==> run X: inputs <==
## bicubic
module bicubic(clk, rst, act, in, out_0, out_1, out_2, out_3);
Settings: LEC_CHECK=0, CAP_MARGIN=10, CELL_PAD_IN_SITES_DETAIL_PLACEMENT=1, CELL_PAD_IN_SITES_GLOBAL_PLACEMENT=2, CORE_ASPECT_RATIO=1.27, CORE_MARGIN=2, CORE_UTILIZATION=59, CTS_CLUSTER_SIZE=21, GPL_ROUTABILITY_DRIVEN=0, GPL_TIMING_DRIVEN=0, MAX_ROUTING_LAYER=met5, SETUP_SLACK_MARGIN=0.5, SLEW_MARGIN=20; clock period 10.0 ns.
run.sh (not shown) runs the stock make flow with config.mk's settings and CLKGATE_MAP_FILE=.
==> run C (differences from run X) <==
ABC_AREA = 1   (was not set)
CAP_MARGIN = 5   (was 10)
CELL_PAD_IN_SITES_DETAIL_PLACEMENT = not set   (was 1)
CELL_PAD_IN_SITES_GLOBAL_PLACEMENT = not set   (was 2)
CORE_ASPECT_RATIO = not set   (was 1.27)
CORE_UTILIZATION = 72   (was 59)
CTS_CLUSTER_DIAMETER = 201   (was not set)
CTS_CLUSTER_SIZE = 72   (was 21)
GPL_ROUTABILITY_DRIVEN = not set   (was 0)
GPL_TIMING_DRIVEN = not set   (was 0)
MAX_ROUTING_LAYER = not set   (was met5)
SETUP_SLACK_MARGIN = 1.29   (was 0.5)
==> flow/constraint.sdc (replaced) <==
create_clock -name core_clock -period 4.39 [get_ports {clk}]
set_input_delay 0.8780 -clock core_clock [delete_from_list [all_inputs] [get_ports {clk}]]
set_output_delay 0.8780 -clock core_clock [all_outputs]
set_load 0.01 [all_outputs]
==> results <==
                                                                                      run C                   run X
Dpl ws                                                                           -0.5945 ns              -0.2413 ns
Mean instance size in the synthesized netlist                                     9.861 µm²               11.38 µm²
Number of setup buffers added after CTS                                                 179                       0
Chip area from the yosys synthesis statistics                                   0.05250 mm²             0.05037 mm²
Instance tally after logic synthesis                                                   5324                    4426
Adder and majority gate portion of the synthesized area                              21.98%                  22.93%
Syn_nets                                                                               6076                    5178
Die span in x                                                                      274.0 µm                263.3 µm
Placed wire-length estimate after detailed placement                              128600 µm               126000 µm
Fraction of synthesized cell area in xor and xnor cells                              4.812%                  4.832%
Core footprint                                                                  0.07259 mm²             0.08438 mm²
Number of instances resized during post-cts repair                                      687                       8
Area fraction in compound gates after synthesis                                      11.08%                  10.86%
Initial Utilization                                                                  72.32%                  59.69%
Most repeated cell in the gate-level netlist after synthesis       sky130_fd_sc_hd__nand2_1  sky130_fd_sc_hd__inv_1
MUX area fraction                                                                    1.392%                  5.085%
Combined area of all synthesized cells                                          0.05250 mm²             0.05037 mm²
Fraction of post-synthesis cell area in the top cell type by area                    30.20%                  31.48%
Placed cell count                                                                      6990                    5587
Outcome                                                              stopped before the end  timing/DRC/antenna clean
Failing step                                                                 global routing                       -
Clock H-tree levels                                                                       1                       3

==> v1: inputs <==
Starting RTL as in the previous note.
export LEC_CHECK = 0
export ABC_AREA = 1
export CAP_MARGIN = 10
export CORE_MARGIN = 2
export CORE_UTILIZATION = 72
export CTS_CLUSTER_SIZE = 74
export PLACE_DENSITY = 0.64
export SETUP_SLACK_MARGIN = -0.42
export SLEW_MARGIN = 20
create_clock -name core_clock -period 4.28 [get_ports {clk}]
==> inputs of v39, as changes to v1 <==
--- a/flow/config.mk
+++ b/flow/config.mk
@@ -8,8 +8,10 @@
 export ABC_AREA = 1
-export CAP_MARGIN = 10
+export CAP_MARGIN = 20
 export CORE_MARGIN = 2
 export CORE_UTILIZATION = 72
-export CTS_CLUSTER_SIZE = 74
-export PLACE_DENSITY = 0.64
-export SETUP_SLACK_MARGIN = -0.42
+export CTS_CLUSTER_DIAMETER = 395
+export CTS_CLUSTER_SIZE = 10
+export PLACE_DENSITY = 0.41
+export SETUP_SLACK_MARGIN = 0.75
 export SLEW_MARGIN = 20
+export TNS_END_PERCENT = 5
==> flow/constraint.sdc (replaced) <==
create_clock -name core_clock -period 2.58 [get_ports {clk}]
set_input_delay 0.5160 -clock core_clock [delete_from_list [all_inputs] [get_ports {clk}]]
set_output_delay 0.5160 -clock core_clock [all_outputs]
set_load 0.01 [all_outputs]
==> qor.txt <==
Synth Area in Simple Gates: 0.1146
Exit stage: clock tree synthesis (4_1_cts)
Cells after DPL: 7609
Status: aborted with a tool error
Post-synth seq share: 0.4169
Post-Place Setup Slack: -2479 ps
Tool error: [ERROR DPL-0033] detailed placement checks failed during check placement.
Post-DP HPWL: 143600 um
(the above is from v39)
==> qor.txt <==
Status: aborted with a tool error
Exit stage: global routing (5_1_grt)
Tool error: [ERROR GRT-0232] Routing congestion too high. Check the congestion heatmap in the GUI.
Post-DP HPWL: 125500 um
Depth of the CTS H-tree: 3
Grt peak-use layer: met2
Post-Place Setup Slack: -819.5 ps
Post-synth top area cell: edfxtp_1
Cells after DPL: 7026
Netlist cell types: 71
Syn Area/Cell: 9.861 um^2
Post-synth seq share: 0.4169
EDFF count, synth: 528
Placement Cell Area: 0.06041 mm^2
Synth Area in Simple Gates: 0.1146
(the above is from v1)
